==> flow/design.v (excerpt) <==
module SIMD(clk,rst,opcode,funct3,funct7,rd_data1,rd_data2,rd_data3,w_add,immed,instrc_add,wr_add,wr_data );
input clk;   
input rst;   
input [6:0] opcode;  
input [2:0] funct3;  
input [6:0] funct7;  
input [15:0] rd_data1;   
input [15:0] rd_data2;   
input [15:0] rd_data3;   
input [4:0] w_add;   
input [11:0] immed;  
output [6:0]instrc_add;
output [4:0] wr_add;     
output [15:0] wr_data;   
wire [1:0]mode;
reg [12:0]op;
wire [3:0]scr_r;
wire scr;
wire [2:0]op_r;
wire [1:0]mac_hl;
wire [15:0]sig_ex;
wire [6:0]n_instrc_add;
wire [1:0]alu_mode;
wire [12:0]alu_op;
wire alu_scr;
wire signed[15:0]source1;
wire [15:0]data2;
wire signed[15:0]source3;
wire [15:0]exsig_data;
wire signed[15:0]source2;
wire signed[7:0]source1_8_1;
wire signed[7:0]source1_8_2;
wire signed[7:0]source2_8_1;
wire signed[7:0]source2_8_2;
wire signed[7:0]source3_8_1;
wire signed[7:0]source3_8_2;
wire signed[3:0]source1_4_1;
wire signed[3:0]source1_4_2;
wire signed[3:0]source1_4_3;
wire signed[3:0]source1_4_4;
wire signed[3:0]source2_4_1;
wire signed[3:0]source2_4_2;
wire signed[3:0]source2_4_3;
wire signed[3:0]source2_4_4;
wire signed[3:0]source3_4_1;
wire signed[3:0]source3_4_2;
wire signed[3:0]source3_4_3;
wire signed[3:0]source3_4_4;
reg [15:0]result_reg;
reg [31:0]mul_reg;
reg[91:0] pip_reg;
reg [6:0] instrc_add;  
assign scr_r=opcode[3:0];
assign op_r=opcode[6:4];
assign mac_hl=funct7[1:0];
always @(posedge clk)
    begin
        if(!rst)
            instrc_add<=0;
        else
            instrc_add<=n_instrc_add;
    end
assign mode=(funct3==3'b001)? 2'b01:
  ...
Size in the first run: ~86 flip-flops, about 110 I/O pins, roughly 33000 µm² of cells after synthesis.
export LEC_CHECK = 0
export CAP_MARGIN = 20
export CELL_PAD_IN_SITES_DETAIL_PLACEMENT = 0
export CELL_PAD_IN_SITES_GLOBAL_PLACEMENT = 3
export CORE_ASPECT_RATIO = 1.6
export CORE_MARGIN = 6
export CORE_UTILIZATION = 15
export CTS_CLUSTER_SIZE = 70
export GPL_ROUTABILITY_DRIVEN = 1
export HOLD_SLACK_MARGIN = 0.17
export MIN_ROUTING_LAYER = met2
export PLACE_DENSITY_LB_ADDON = 0.06
export SLEW_MARGIN = 20
create_clock -name core_clock -period 8.75 [get_ports {clk}]
run.sh (not shown) runs the stock make flow with config.mk's settings and CLKGATE_MAP_FILE=.
The first run finished but failed the layout checks on setup timing.
Change:
CELL_PAD_IN_SITES_DETAIL_PLACEMENT = unset   (was 0)
CELL_PAD_IN_SITES_GLOBAL_PLACEMENT = unset   (was 3)
CORE_ASPECT_RATIO = unset   (was 1.6)
CORE_MARGIN = 2   (was 6)
CORE_UTILIZATION = 40   (was 15)
CTS_CLUSTER_SIZE = unset   (was 70)
GPL_ROUTABILITY_DRIVEN = unset   (was 1)
HOLD_SLACK_MARGIN = unset   (was 0.17)
MIN_ROUTING_LAYER = unset   (was met2)
PLACE_DENSITY_LB_ADDON = unset   (was 0.06)
clock period = 11.3 ns   (was 8.75 ns; I/O delays follow)
=>
- Now the flow completed with no timing, DRC or antenna violations
- non-clock buffer count goes down by 935
- clock-buffer cell count does not change
- clock power is lower by 32%
- routed wire length decreases by 49%
- setup slack gains 1200 ps
- synthesized area stays the same
- via count fell by 36%
- hold slack stays flat
- register-to-register slack gains 2600 ps


Setup of garnet:
Starting RTL as in the previous note.
## SIMD
module SIMD(clk,rst,opcode,funct3,funct7,rd_data1,rd_data2,rd_data3,w_add,immed,instrc_add,wr_add,wr_data );
Settings: LEC_CHECK=0, CAP_MARGIN=20, CORE_MARGIN=2, CORE_UTILIZATION=52, CTS_CLUSTER_SIZE=95, SLEW_MARGIN=20; clock period 9.01 ns.
Completing all stages was not enough for garnet: its layout failed the final checks because of negative setup slack.
Edits applied to the flow inputs when going from garnet to lagoon:
Settings: CORE_UTILIZATION: 52 -> 70; MAX_ROUTING_LAYER: unset -> met4; PLACE_DENSITY_LB_ADDON: unset -> 0.25; CTS_CLUSTER_SIZE: 95 -> unset.
Results
lagoon did not run to completion, as it errored out during global routing.
The number of distinct standard cells referenced by the synthesized netlist on garnet is in line with that on lagoon.
What lagoon reported for floorplan die width has to be multiplied by 1.16 to get the figure for garnet.
Changes observed in lagoon relative to garnet: area of the core fell about 26%, gate count after technology mapping about even.
Input changes introduced in ember (baseline for comparison: lagoon):
Settings: MAX_ROUTING_LAYER no longer set, was met4; PLACE_DENSITY_LB_ADDON no longer set, was 0.25; CORE_UTILIZATION now 36, was 70; the clock period (ns, I/O delays scaled along) now 12.4, was 9.01.
### Flow results
Diff lagoon -> ember: initial standard-cell utilization of the core lower, count of mapped cells out of synthesis roughly the same. Mean cell area of the mapped netlist came out exactly the same in lagoon and ember. Summary of lagoon and ember: one run falls short of a clean finish, namely lagoon. Run status, lagoon: aborted in global routing, error GRT-0232. lagoon → ember: width of the die shows an increase of 86 um, total instance count after detailed placement shows an increase of about 3.3%, pre-CTS worst setup slack shows an increase of 0.97 ns.


Starting RTL as in the previous note.
// SIMD
module SIMD(clk,rst,opcode,funct3,funct7,rd_data1,rd_data2,rd_data3,w_add,immed,instrc_add,wr_add,wr_data );
input clk;   
input rst;   
input [6:0] opcode;  
input [2:0] funct3;  
input [6:0] funct7;  
input [15:0] rd_data1;   
input [15:0] rd_data2;   
input [15:0] rd_data3;   
input [4:0] w_add;   
input [11:0] immed;  
output [6:0]instrc_add;
output [4:0] wr_add;     
output [15:0] wr_data;   
wire [1:0]mode;
reg [12:0]op;
wire [3:0]scr_r;
wire scr;
wire [2:0]op_r;
wire [1:0]mac_hl;
wire [15:0]sig_ex;
wire [6:0]n_instrc_add;
wire [1:0]alu_mode;
wire [12:0]alu_op;
wire alu_scr;
wire signed[15:0]source1;
wire [15:0]data2;
wire signed[15:0]source3;
wire [15:0]exsig_data;
wire signed[15:0]source2;
wire signed[7:0]source1_8_1;
wire signed[7:0]source1_8_2;
wire signed[7:0]source2_8_1;
wire signed[7:0]source2_8_2;
wire signed[7:0]source3_8_1;
wire signed[7:0]source3_8_2;
wire signed[3:0]source1_4_1;
wire signed[3:0]source1_4_2;
wire signed[3:0]source1_4_3;
wire signed[3:0]source1_4_4;
wire signed[3:0]source2_4_1;
wire signed[3:0]source2_4_2;
wire signed[3:0]source2_4_3;
wire signed[3:0]source2_4_4;
wire signed[3:0]source3_4_1;
wire signed[3:0]source3_4_2;
wire signed[3:0]source3_4_3;
wire signed[3:0]source3_4_4;
reg [15:0]result_reg;
reg [31:0]mul_reg;
reg[91:0] pip_reg;
reg [6:0] instrc_add;  
assign scr_r=opcode[3:0];
assign op_r=opcode[6:4];
assign mac_hl=funct7[1:0];
always @(posedge clk)
    begin
        if(!rst)
            instrc_add<=0;
        else
            instrc_add<=n_instrc_add;
    end
assign mode=(funct3==3'b001)? 2'b01:
            (funct3==3'b010)? 2'b10:
            (funct3==3'b100)? 2'b11:2'b00;
assign scr=(scr_r==4'b0011)? 1:0;
always @ (opcode or funct7 or mac_hl)
    begin
        case (opcode)
            7'b0111011:begin
                            case(funct7)
  ...
clock: 11.1 ns
lec_check: 0
cap_margin: 20
core_margin: 2
core_utilization: 70
cts_cluster_diameter: 322
cts_cluster_size: 20
gpl_timing_driven: 1
max_routing_layer: met4
place_density_lb_addon: 0.06
setup_slack_margin: 3.05
slew_margin: 20
The starting point went through all stages and came out clean.
Then changed:
Settings changed: CORE_UTILIZATION 70 to 32, CTS_CLUSTER_DIAMETER 322 to not set, CTS_CLUSTER_SIZE 20 to not set, GPL_TIMING_DRIVEN 1 to not set, MAX_ROUTING_LAYER met4 to not set, PLACE_DENSITY_LB_ADDON 0.06 to not set, SETUP_SLACK_MARGIN 3.05 to not set.
Clock period 11.1 ns to 16.0 ns, I/O delays scaled along.
=>
- via count is lower by 11%
- final area shrinks by 4.0%
- combinational power shrinks by 46%
Then changed:
Settings changed: CORE_UTILIZATION 32 to 20.
Clock period 16.0 ns to 10.6 ns, I/O delays scaled along.
Global-route usage falls by 7.5 points. Clock power rises by well over a third. Total power rises by well over a third. Count of clock-buffer cells in the layout rises by 1. Synthesized cell count stays the same. Combinational power rises by well over a third. Via count rises by a few percent. Utilization falls by 12 points. Hold slack gets better by 5.2 ps. Non-clock buffer count rises by 101.
Then changed:
Settings changed: ABC_AREA set to 1, CORE_UTILIZATION 20 to 40, CTS_CLUSTER_DIAMETER set to 149, CTS_CLUSTER_SIZE set to 53, TNS_END_PERCENT set to 100.
What happened:
- The changed run finished clean
- sequential cell count is unchanged
- area after synthesis grows by about 5%
- global-route usage goes up by 15 points
- via count grows by 11%
- die area is lower by about 47%
- power came out lower by 3.6%
- critical path depth increases by 3
- hold slack is worse by 18 ps
- cell area falls by 0.34%
- sequential share of layout area is about the same
Then changed:
Settings changed: ABC_AREA 1 to not set, CTS_CLUSTER_DIAMETER 149 to not set, CTS_CLUSTER_SIZE 53 to not set, SETUP_SLACK_MARGIN set to 0.94, TNS_END_PERCENT 100 to not set.
=> The new run went through all stages and came out clean; routed wire length goes down by a few percent; area after synthesis is lower by a few percent; final area is lower slightly; global-route usage drops by 0.20 points.


Setup of zinc:
The RTL this note starts from:
==> flow/design.v <==
`timescale 1ns/1ps
module SIMD(clk,rst,opcode,funct3,funct7,rd_data1,rd_data2,rd_data3,w_add,immed,instrc_add,wr_add,wr_data );
input clk;   
input rst;   
input [6:0] opcode;  
input [2:0] funct3;  
input [6:0] funct7;  
input [15:0] rd_data1;   
input [15:0] rd_data2;   
input [15:0] rd_data3;   
input [4:0] w_add;   
input [11:0] immed;  
output [6:0]instrc_add;
output [4:0] wr_add;     
output [15:0] wr_data;   
wire [1:0]mode;
reg [12:0]op;
wire [3:0]scr_r;
wire scr;
wire [2:0]op_r;
wire [1:0]mac_hl;
wire [15:0]sig_ex;
wire [6:0]n_instrc_add;
wire [1:0]alu_mode;
wire [12:0]alu_op;
wire alu_scr;
wire signed[15:0]source1;
wire [15:0]data2;
wire signed[15:0]source3;
wire [15:0]exsig_data;
wire signed[15:0]source2;
wire signed[7:0]source1_8_1;
wire signed[7:0]source1_8_2;
wire signed[7:0]source2_8_1;
wire signed[7:0]source2_8_2;
wire signed[7:0]source3_8_1;
wire signed[7:0]source3_8_2;
wire signed[3:0]source1_4_1;
wire signed[3:0]source1_4_2;
wire signed[3:0]source1_4_3;
wire signed[3:0]source1_4_4;
wire signed[3:0]source2_4_1;
wire signed[3:0]source2_4_2;
wire signed[3:0]source2_4_3;
wire signed[3:0]source2_4_4;
wire signed[3:0]source3_4_1;
wire signed[3:0]source3_4_2;
wire signed[3:0]source3_4_3;
wire signed[3:0]source3_4_4;
reg [15:0]result_reg;
reg [31:0]mul_reg;
reg[91:0] pip_reg;
reg [6:0] instrc_add;  
assign scr_r=opcode[3:0];
assign op_r=opcode[6:4];
assign mac_hl=funct7[1:0];
always @(posedge clk)
    begin
        if(!rst)
            instrc_add<=0;
        else
            instrc_add<=n_instrc_add;
    end
assign mode=(funct3==3'b001)? 2'b01:
            (funct3==3'b010)? 2'b10:
            (funct3==3'b100)? 2'b11:2'b00;
assign scr=(scr_r==4'b0011)? 1:0;
always @ (opcode or funct7 or mac_hl)
    begin
        case (opcode)
            7'b0111011:begin
                            case(funct7)
                                7'b0000000: op=13'b0000_0000_0000_1;  
                                7'b0100000: op=13'b0000_0000_0001_0;  
                                7'b1000001: op=13'b0000_0000_0010_0;  
                                7'b1000010: op=13'b0000_0000_0100_0;  
                                7'b0001000: op=13'b0000_0000_1000_0;  
                                7'b0010000: op=13'b0000_0001_0000_0;  
                                7'b0011000: op=13'b0000_0010_0000_0;  
                                7'b0110000: op=13'b0000_0100_0000_0;  
                                default:op=13'b0000_0000_0000_0;  
                            endcase
                        end
             7'b1001011:begin
                            case(mac_hl)
                                2'b01:op=13'b0000_1000_0000_0;  
                                2'b10:op=13'b0001_0000_0000_0;  
                                default:op=13'b0000_0000_0000_0;  
                            endcase
                        end
             7'b0100011:op=13'b0010_0000_0000_0;  
             7'b1100011:op=13'b0100_0000_0000_0;  
             7'b1010011:op=13'b1000_0000_0000_0;  
             default:op=13'b0000_0000_0000_0;  
        endcase                                   
    end
assign sig_ex={{4{immed[10]}},immed};
assign n_instrc_add=instrc_add+3'b100;
always @(posedge clk)
    begin
        if(!rst)
            pip_reg <=0;
        else
            begin
                pip_reg[1:0]<=mode;  
                pip_reg[14:2]<=op;  
                pip_reg[15]<=scr;  
                pip_reg[31:16]<= rd_data1;  
                pip_reg[47:32]<= rd_data2;  
                pip_reg[63:48]<= rd_data3;  
                pip_reg[68:64]<= w_add;  
                pip_reg[91:76]<= sig_ex; 
            end 
    end
assign alu_mode=pip_reg[1:0];
assign alu_op=pip_reg[14:2];
assign alu_scr=pip_reg[15];
assign source1=pip_reg[31:16];
assign data2=pip_reg[47:32];
assign source3=pip_reg[63:48];
assign wr_add=pip_reg[68:64];
assign exsig_data=pip_reg[91:76];
assign source2=(alu_scr==1'b0)? data2:exsig_data;
assign source1_8_1=source1[7:0];
assign source1_8_2=source1[15:8];
assign source2_8_1=source2[7:0];
assign source2_8_2=source2[15:8];
assign source3_8_1=source3[7:0];
assign source3_8_2=source3[15:8];
assign source1_4_1=source1[3:0];
assign source1_4_2=source1[7:4];
assign source1_4_3=source1[11:8];
assign source1_4_4=source1[15:12];
assign source2_4_1=source2[3:0];
assign source2_4_2=source2[7:4];
assign source2_4_3=source2[11:8];
assign source2_4_4=source2[15:12];
assign source3_4_1=source3[3:0];
assign source3_4_2=source3[7:4];
assign source3_4_3=source3[11:8];
assign source3_4_4=source3[15:12];
always @(alu_op or alu_mode or source1 or source2 or source3 or source1_8_1 or source1_8_2 or 
         source2_8_1 or source2_8_2 or source3_8_1 or source3_8_2 or source1_4_1 or source1_4_2 or
         source1_4_3 or source1_4_4 or source2_4_1 or source2_4_2 or source2_4_3 or source2_4_4 or
         source3_4_1 or source3_4_2 or source3_4_3 or source3_4_3 or source3_4_4)
    begin
        mul_reg=0;
        result_reg=0;
        case(alu_op)
           13'b0000_0000_0000_1:begin
                                    case(alu_mode)
                                        2'b01:result_reg=source1+source2;  
                                        2'b10:result_reg={source1_8_2+source2_8_2,source1_8_1+source2_8_1};  
                                        2'b11:result_reg={source1_4_4+source2_4_4,source1_4_3+source2_4_3,source1_4_2+source2_4_2,source1_4_1+source2_4_1};  
                                        default:result_reg=0;
                                    endcase
                                end
           13'b0000_0000_0001_0:begin
                                    case(alu_mode)
                                        2'b01:result_reg=source1-source2;  
                                        2'b10:result_reg={source1_8_2-source2_8_2,source1_8_1-source2_8_1};  
                                        2'b11:result_reg={source1_4_4-source2_4_4,source1_4_3-source2_4_3,source1_4_2-source2_4_2,source1_4_1-source2_4_1};  
                                        default:result_reg=0;                       
                                    endcase
                                end
           13'b0000_0000_0010_0:begin
                                    case(alu_mode)
                                        2'b01:begin
                                                mul_reg=source1*source2;  
                                                result_reg=mul_reg[15:0];  
                                              end
                                        2'b10:begin
                                                mul_reg[15:0]=source1_8_1*source2_8_1;  
                                                mul_reg[31:16]=source1_8_2*source2_8_2;
                                                result_reg={mul_reg[23:16],mul_reg[7:0]}; 
                                              end
                                        2'b11:begin
                                                mul_reg[7:0]=source1_4_1*source2_4_1;  
                                                mul_reg[15:8]=source1_4_2*source2_4_2;
                                                mul_reg[23:16]=source1_4_3*source2_4_3;
                                                mul_reg[31:24]=source1_4_4*source2_4_4;
                                                result_reg={mul_reg[27:24],mul_reg[19:16],mul_reg[11:8],mul_reg[3:0]}; 
                                              end
                                        default:begin
                                                    result_reg=0;
                                                    mul_reg=0;
                                                end
                                    endcase
                                end
           13'b0000_0000_0100_0:begin
                                    case(alu_mode)
                                        2'b01:begin 
                                                mul_reg=source1*source2;  
                                                result_reg=mul_reg[31:16];  
                                              end
                                        2'b10:begin
                                                mul_reg[15:0]=source1_8_1*source2_8_1;  
                                                mul_reg[31:16]=source1_8_2*source2_8_2;
                                                result_reg={mul_reg[31:24],mul_reg[15:8]}; 
                                              end
                                        2'b11:begin
                                                mul_reg[7:0]=source1_4_1*source2_4_1;  
                                                mul_reg[15:8]=source1_4_2*source2_4_2;
                                                mul_reg[23:16]=source1_4_3*source2_4_3;
                                                mul_reg[31:24]=source1_4_4*source2_4_4;
                                                result_reg={mul_reg[31:28],mul_reg[23:20],mul_reg[15:12],mul_reg[7:4]}; 
                                              end
                                        default:begin
                                                    result_reg=0;
                                                    mul_reg=0;
                                                end
                                    endcase
                                end
           13'b0000_0000_1000_0:result_reg=source1&source2;  
           13'b0000_0001_0000_0:result_reg=source1|source2;  
           13'b0000_0010_0000_0:result_reg=source1^source2;  
           13'b0000_0100_0000_0:result_reg=~source1;  
           13'b0000_1000_0000_0:begin
                                    case(alu_mode)
                                        2'b01:begin
                                                mul_reg=source1*source2+{{16{1'b0}},source3};  
                                                result_reg=mul_reg[15:0];  
                                              end
                                        2'b10:begin
                                                mul_reg[15:0]=source1_8_1*source2_8_1+{{8{1'b0}},source3_8_1};  
                                                mul_reg[31:16]=source1_8_2*source2_8_2+{{8{1'b0}},source3_8_2};
                                                result_reg={mul_reg[23:16],mul_reg[7:0]}; 
                                              end
                                        2'b11:begin
                                                mul_reg[7:0]=source1_4_1*source2_4_1+{{4{1'b0}},source3_4_1};  
                                                mul_reg[15:8]=source1_4_2*source2_4_2+{{4{1'b0}},source3_4_2};
                                                mul_reg[23:16]=source1_4_3*source2_4_3+{{4{1'b0}},source3_4_3};
                                                mul_reg[31:24]=source1_4_4*source2_4_4+{{4{1'b0}},source3_4_4};
                                                result_reg={mul_reg[27:24],mul_reg[19:16],mul_reg[11:8],mul_reg[3:0]}; 
                                              end
                                        default:begin
                                                    result_reg=0;
                                                    mul_reg=0;
                                                end
                                    endcase
                                end
           13'b0001_0000_0000_0:begin
                                    case(alu_mode)
                                        2'b01:begin
                                                mul_reg=source1*source2+{{16{1'b0}},source3};  
                                                result_reg=mul_reg[31:16];  
                                              end
                                        2'b10:begin
                                                mul_reg[15:0]=source1_8_1*source2_8_1+{{8{1'b0}},source3_8_1};  
                                                mul_reg[31:16]=source1_8_2*source2_8_2+{{8{1'b0}},source3_8_2};
                                                result_reg={mul_reg[31:24],mul_reg[15:8]}; 
                                              end
                                        2'b11:begin
                                                mul_reg[7:0]=source1_4_1*source2_4_1+{{4{1'b0}},source3_4_1};  
                                                mul_reg[15:8]=source1_4_2*source2_4_2+{{4{1'b0}},source3_4_2};
                                                mul_reg[23:16]=source1_4_3*source2_4_3+{{4{1'b0}},source3_4_3};
                                                mul_reg[31:24]=source1_4_4*source2_4_4+{{4{1'b0}},source3_4_4};
                                                result_reg={mul_reg[31:28],mul_reg[23:20],mul_reg[15:12],mul_reg[7:4]}; 
                                              end
                                        default:begin
                                                    result_reg=0;
                                                    mul_reg=0;
                                                end                                    
                                    endcase
                                end
           13'b0010_0000_0000_0:result_reg=(source1<<source2);  
           13'b0100_0000_0000_0:result_reg=(source1>>source2);  
           13'b1000_0000_0000_0:result_reg=(source1<<<source2);  
           default:result_reg=0;
        endcase
    end
assign wr_data=result_reg;
endmodule
export LEC_CHECK = 0
export ABC_AREA = 0
export CAP_MARGIN = 10
export CELL_PAD_IN_SITES_DETAIL_PLACEMENT = 1
export CORE_ASPECT_RATIO = 1.02
export CORE_MARGIN = 2
export CORE_UTILIZATION = 54
export CTS_CLUSTER_DIAMETER = 324
export GPL_ROUTABILITY_DRIVEN = 1
export GPL_TIMING_DRIVEN = 0
export MIN_ROUTING_LAYER = met2
export PLACE_DENSITY_LB_ADDON = 0.04
export SLEW_MARGIN = 10
export TNS_END_PERCENT = 60
create_clock -name core_clock -period 10.6 [get_ports {clk}]
Run status, zinc: aborted in global routing, error GRT-0116
diff inputs: zinc => quartz
# zinc
export LEC_CHECK = 0
export ABC_AREA = 0
export CAP_MARGIN = 10
export CELL_PAD_IN_SITES_DETAIL_PLACEMENT = 1
export CORE_ASPECT_RATIO = 1.02
export CORE_MARGIN = 2
export CORE_UTILIZATION = 54
export CTS_CLUSTER_DIAMETER = 324
export GPL_ROUTABILITY_DRIVEN = 1
export GPL_TIMING_DRIVEN = 0
export MIN_ROUTING_LAYER = met2
export PLACE_DENSITY_LB_ADDON = 0.04
export SLEW_MARGIN = 10
export TNS_END_PERCENT = 60
create_clock -name core_clock -period 10.6 [get_ports {clk}]
# quartz
export LEC_CHECK = 0
export CAP_MARGIN = 20
export CORE_ASPECT_RATIO = 1.47
export CORE_MARGIN = 2
export CORE_UTILIZATION = 54
export GPL_ROUTABILITY_DRIVEN = 0
export SLEW_MARGIN = 20
create_clock -name core_clock -period 10.6 [get_ports {clk}]
Results
quartz: done, clean on timing, DRC and antenna
Of quartz and zinc, it is quartz that has the lower initial core utilization.
zinc -> quartz: number of buffers inserted by hold repair at cts delta 0, exact match
Number of buffers inserted by post-CTS setup repair, quartz and zinc: higher on zinc
Placement row count, quartz and zinc, higher one = quartz.
Of the two candidates, zinc has the worse setup slack after placement and quartz the better one.
[quartz] count of placed standard cells including taps rose about 0.75% relative to zinc
NOTE post-placement cell area zinc->quartz increased by a few percent
Die boundary width went down by more than 10% going from zinc to quartz.
Changes observed in quartz relative to zinc: overall die area comparable; total of cells resized after clock tree synthesis went down by 243; number of flops mapped to enable cells by yosys has remained practically unchanged.
### quartz -> maple
# quartz
export LEC_CHECK = 0
export CAP_MARGIN = 20
export CORE_ASPECT_RATIO = 1.47
export CORE_MARGIN = 2
export CORE_UTILIZATION = 54
export GPL_ROUTABILITY_DRIVEN = 0
export SLEW_MARGIN = 20
create_clock -name core_clock -period 10.6 [get_ports {clk}]
# maple
export LEC_CHECK = 0
export ABC_AREA = 0
export CAP_MARGIN = 10
export CORE_ASPECT_RATIO = 1.47
export CORE_MARGIN = 2
export CORE_UTILIZATION = 54
export CTS_CLUSTER_DIAMETER = 240
export GPL_ROUTABILITY_DRIVEN = 1
export GPL_TIMING_DRIVEN = 0
export PLACE_DENSITY_LB_ADDON = 0.04
export SLEW_MARGIN = 20
export TNS_END_PERCENT = 60
create_clock -name core_clock -period 10.6 [get_ports {clk}]
Notes after the runs:
- Looking at startpoint of the worst setup timing path, the pip_reg[15] result is from quartz; the pip_reg[17] one comes from maple.
- From the logs: maple reached the end of the flow and failed the layout checks with negative setup slack.
- Delta (maple minus quartz): logic gate share of total power went up 0.4 points, worst-case setup margin in the final layout went down 170 ps, worst hold slack after final layout increased 22 ps, wire length after detailed routing rose about 11%.
- Any difference in clock transition at the register clock pins on the worst setup and hold paths after CTS between quartz and maple is small enough to ignore.
- Per the comparison of maple with quartz, complex-gate fraction of the synthesized area roughly the same, sum of met3 wire segment lengths after detailed routing higher, non-clock buffer count in the final layout higher.
Power is estimated from default activity; no workload was simulated.
